==> inputs of run C <==
==> flow/design.v <==
module ari_unit #(parameter width =16,parameter MSB=32)  
(      input      [width-1:0] A,
       input      [width-1:0] B,
       input                  clk,
       input                  rest,
       input      [1:0]       alu_fun,
       input                  ari_EN,
       output reg [width-1:0] ari_out,  
       output reg             carry_out,
       output reg             ari_flag
       );
       reg  [width-1:0] ari_out_reg;  
 always @(posedge clk or negedge rest)  
       begin 
         if(!rest)
        ari_out <='b0;
      else
          ari_out <=ari_out_reg;
       end  
 always @(*)
      begin 
        carry_out=1'b0;
        ari_flag=1'b0;
        ari_out_reg='b0;
        if(ari_EN)
          begin
          case(alu_fun)    
          2'b00: begin
                 { carry_out,ari_out_reg}=A+B;
                  ari_flag=1'b1;
                  end 
          2'b01:begin
                {carry_out,ari_out_reg}=A-B;                  
                 ari_flag=1'b1;
                end                               
          2'b10:begin
                ari_out_reg=A*B;
                ari_flag=1'b1;
                end                                 
          2'b11:begin
                if(B=='b0)
                  ari_out_reg={width{1'b1}};  
                else
                  ari_out_reg=A/B;
                ari_flag=1'b1;
               end                   
          default: ari_out_reg='b0; 
          endcase
        end  
        else
            begin
            ari_out_reg='b0;
            end   
      end
  endmodule   
module cmp_unit #(parameter width =16)  
(      input      [width-1:0] A,
       input      [width-1:0] B,
       input                  clk,
       input                  rest,
       input      [1:0]       alu_fun,
       input                  cmp_EN,
       output reg [width-1:0] cmp_out,
       output reg             cmp_flag
       );
       reg [width-1:0]  cmp_out_reg; 
 always @(posedge clk or negedge rest)   
       begin 
         if(!rest)
        cmp_out <='b0;
      else
          cmp_out <=cmp_out_reg;
       end  
 always @(*)
      begin 
        cmp_flag=1'b0;
        cmp_out_reg=1'b0;
        if(cmp_EN)
          begin
              case(alu_fun)    
              2'b00: begin
                        cmp_out_reg='b0;
                        cmp_flag=1'b1;
                     end                                       
              2'b01:begin
                     if(A==B)
                       begin
                        cmp_out_reg='b1;
                        cmp_flag=1'b1;
                       end 
                      else
                        begin
                        cmp_out_reg='b0;
                        end
                    end
              2'b10:begin
                     if(A>B)
                       begin
                        cmp_out_reg='b10;
                        cmp_flag=1'b1;
                       end 
                      else
                        begin
                        cmp_out_reg='b0;
                        end
                    end
              2'b11:begin
                     if(A<B)
                       begin
                        cmp_out_reg='b11;
                        cmp_flag=1'b1;
                       end 
                      else
                        begin
                        cmp_out_reg='b0;
                        end
                    end
              default: cmp_out_reg='b0; 
              endcase
       end        
       else
          begin
          cmp_out_reg='b0;
          end 
      end
  endmodule   
module log_unit #(parameter width =16)  
(      input      [width-1:0] A,
       input      [width-1:0] B,
       input                  clk,
       input                  rest,
       input      [1:0]       alu_fun,
       input                  log_EN,
       output reg [width-1:0] log_out,
       output reg             log_flag
       );
       reg  [width-1:0] log_out_reg; 
 always @(posedge clk or negedge rest)   
       begin 
         if(!rest)
        log_out <=1'b0;
      else
          log_out <=log_out_reg;
       end  
 always @(*)
      begin 
        log_flag=1'b0;
        log_out_reg='b0;
        if(log_EN)
        begin  
             case(alu_fun)    
             2'b00: begin                    
                        log_out_reg=A&B;
                        log_flag=1'b1;
                    end                                     
            2'b01:begin     
                        log_out_reg=A|B;
                        log_flag=1'b1;
                   end     
            2'b10:begin                  
                        log_out_reg=~(A&B);
                        log_flag=1'b1;
                  end                    
           2'b11:begin           
                        log_out_reg=~(A|B);
                        log_flag=1'b1;
                 end                  
           default: log_out_reg='b0; 
          endcase  
        end
        else
            begin
            log_out_reg='b0;
            end
      end      
  endmodule   
module shift_unit #(parameter width =16)  
(      input      [width-1:0] A,
       input      [width-1:0] B,
       input                  clk,
       input                  rest,
       input      [1:0]       alu_fun,
       input                  shift_EN,
       output reg [(width*2)-1:0] shift_out,
       output reg             shift_flag
       );
       reg  [(width*2)-1:0]  shift_out_reg; 
 always @(posedge clk or negedge rest)   
       begin 
         if(!rest)
        shift_out <='b0;
      else
          shift_out <=shift_out_reg;
       end  
 always @(*)
      begin 
        shift_flag=1'b0;
        shift_out_reg='b0;
        if(shift_EN)
          begin
          case(alu_fun)    
              2'b00:begin              
                        shift_out_reg=A>>1;
                        shift_flag=1'b1;
                    end                                   
              2'b01:begin
                        shift_out_reg=A<<1;
                        shift_flag=1'b1;
                    end                 
              2'b10:begin
                        shift_out_reg=B>>1;
                        shift_flag=1'b1;
                    end 
              2'b11:begin   
                        shift_out_reg=B<<1;
                        shift_flag=1'b1;
                    end 
             default: shift_out_reg='b0; 
             endcase  
          end
          else
             begin
             shift_out_reg='b0;
             end
      end       
  endmodule   
module dec_unit   
(     
       input           [1:0]     alu_fun,
       output    reg             ari_EN,
       output    reg             log_EN,
       output    reg             cmp_EN,
       output    reg             shift_EN
       );
 always @(*)  
       begin 
       ari_EN=1'b0;
       log_EN=1'b0;
       cmp_EN=1'b0;
       shift_EN=1'b0;
       casex(alu_fun)
         2'b00:ari_EN=1'b1;
         2'b11:shift_EN=1'b1;
         2'b10:cmp_EN=1'b1;
         2'b01:log_EN=1'b1;
         default: begin
                   ari_EN=1'b0;
                   log_EN=1'b0;
                   cmp_EN=1'b0;
                   shift_EN=1'b0;
                  end
       endcase           
       end         
endmodule 
module ALU_TOP #(parameter wid =16,parameter MB=32)   
  (
   input  wire [wid-1:0] A,
   input  wire [wid-1:0] B,
   input  wire [3:0]     alu_fun,
   input  wire           clk,
   input  wire           rest,
   output wire  [wid-1:0]  ari_out,   
   output wire            carry_out,
   output wire            ari_flag,
   output wire  [wid-1:0] log_out,
   output wire            log_flag,
   output wire  [wid-1:0] cmp_out,
   output wire            cmp_flag,
   output wire  [wid-1:0] shift_out,
   output wire            shift_flag
   ); 
  wire  AR_EN,LO_EN,CM_EN,SH_EN; 
  wire [1:0]  ms,ls;
  assign ms=alu_fun[1:0];
  assign ls=alu_fun[3:2];
  ari_unit U_arithmatic (
  .A(A),
  .B(B),
  .clk(clk),
  .rest(rest),
  .alu_fun(ms),
  .ari_EN(AR_EN),
  .ari_out(ari_out),
  .carry_out(carry_out),
  .ari_flag(ari_flag)
  );
  cmp_unit U_compare (
  .A(A),
  .B(B),
  .clk(clk),
  .rest(rest),
  .alu_fun(ms),
  .cmp_EN(CM_EN),
  .cmp_out(cmp_out),
  .cmp_flag(cmp_flag)
  );
  log_unit U_logic (
  .A(A),
  .B(B),
  .clk(clk),
  .rest(rest),
  .alu_fun(ms),
  .log_EN(LO_EN),
  .log_out(log_out),
  .log_flag(log_flag)
  );
  shift_unit U_shift (
  .A(A),
  .B(B),
  .clk(clk),
  .rest(rest),
  .alu_fun(ms),
  .shift_EN(SH_EN),
  .shift_out(shift_out),
  .shift_flag(shift_flag)
  );
  dec_unit U_decoder (
  .alu_fun(ls),
  .cmp_EN(CM_EN),
  .ari_EN(AR_EN),
  .shift_EN(SH_EN),
  .log_EN(LO_EN)
  );
endmodule 
==> flow/run.sh <==
#!/bin/bash
# the make line also repeats each setting of config.mk as NAME=value (left out here)
make -C /OpenROAD-flow-scripts/flow DESIGN_CONFIG=/design/flow/config.mk WORK_HOME=/design/flow/orfs CLKGATE_MAP_FILE= finish
==> flow/config.mk <==
export PLATFORM = sky130hd
export DESIGN_NAME = ALU_TOP
export DESIGN_NICKNAME = ALU_TOP
export VERILOG_FILES = /design/flow/design.v
export SDC_FILE = /design/flow/constraint.sdc
export NUM_CORES = 4
export LEC_CHECK = 0
export CAP_MARGIN = 20
export CORE_MARGIN = 2
export CORE_UTILIZATION = 66
export CTS_CLUSTER_DIAMETER = 232
export MAX_ROUTING_LAYER = met4
export SLEW_MARGIN = 20
export TNS_END_PERCENT = 5
==> flow/constraint.sdc <==
create_clock -name core_clock -period 29.4 [get_ports {clk}]
set_input_delay 5.8800 -clock core_clock [delete_from_list [all_inputs] [get_ports {clk}]]
set_output_delay 5.8800 -clock core_clock [all_outputs]
set_load 0.01 [all_outputs]
==> inputs of run X, as changes to run C <==
--- a/flow/config.mk
+++ b/flow/config.mk
@@ -9,5 +9,7 @@
 export CORE_MARGIN = 2
-export CORE_UTILIZATION = 66
+export CORE_UTILIZATION = 70
 export CTS_CLUSTER_DIAMETER = 232
+export CTS_CLUSTER_SIZE = 33
 export MAX_ROUTING_LAYER = met4
+export PLACE_DENSITY = 0.65
 export SLEW_MARGIN = 20
==> inputs of run F, as changes to run C <==
--- a/flow/config.mk
+++ b/flow/config.mk
@@ -7,8 +7,8 @@
 export LEC_CHECK = 0
+export ABC_AREA = 1
 export CAP_MARGIN = 20
 export CORE_MARGIN = 2
-export CORE_UTILIZATION = 66
-export CTS_CLUSTER_DIAMETER = 232
-export MAX_ROUTING_LAYER = met4
+export CORE_UTILIZATION = 59
+export CTS_CLUSTER_SIZE = 98
 export SLEW_MARGIN = 20
-export TNS_END_PERCENT = 5
+export TNS_END_PERCENT = 25
==> flow/constraint.sdc (replaced) <==
create_clock -name core_clock -period 19.0 [get_ports {clk}]
set_input_delay 3.8000 -clock core_clock [delete_from_list [all_inputs] [get_ports {clk}]]
set_output_delay 3.8000 -clock core_clock [all_outputs]
set_load 0.01 [all_outputs]
==> comparison <==
Run X died in 5_1_grt on GRT-0232. Run C ran to the end with violations: negative setup slack. Run F finished but fails on negative setup slack. Clock power: run F is higher than run C (44%). Sequential cell count is the same in run F and run C. Between run F and run C, the lower final cell count is in run C (gap 22%, measured against run C). Die size: run F > run C > run X. Between run C and run F, the lower non-clock buffer count is in run C (gap 124). Between run F and run C, the lower first-iteration DRC count is in run F (gap 26%, measured against run C). Hold slack: run C is better than run F (2.1 ns).
==> figures <==
| item | run F | run C | run X |
|---|---|---|---|
| Run status | complete, but fails checks | complete, but fails checks | aborted with a tool error |
| Last stage reached | - | - | 5_1_grt |
| Reasons for failing layout checks | negative setup slack | negative setup slack | - |
| VDD IR max | 117 uV | 66.0 uV | - |
| Proportion of total power due to net switching | 51.0% | 51.1% | - |
| Post-synthesis chip area from yosys | 15,400 um^2 | 15,000 um^2 | 15,000 um^2 |
| Routed vias | 19,900 | 19,100 | - |
| CTS tree | built | built | - |
| Final cell area excluding filler cells | 21,800 um^2 | 20,100 um^2 | - |
| P_clk | 105 uW | 72.8 uW | - |
| Half-perimeter wire length after detailed placement | 45,900 um | 45,300 um | 43,500 um |
| Sum of routed wire segments on met1 | 23,200 um | 21,600 um | - |
| Maximum capacitance violations | 0 | 0 | - |
| Logic Gate Count | 1,788 | 1,626 | - |
| Cell-internal power | 662 uW | 471 uW | - |
| Clock network share of area | 0.776% | 0.882% | - |
| Die outline area | 27,400 um^2 | 23,900 um^2 | 22,600 um^2 |
Power and IR drop assume default switching activity.
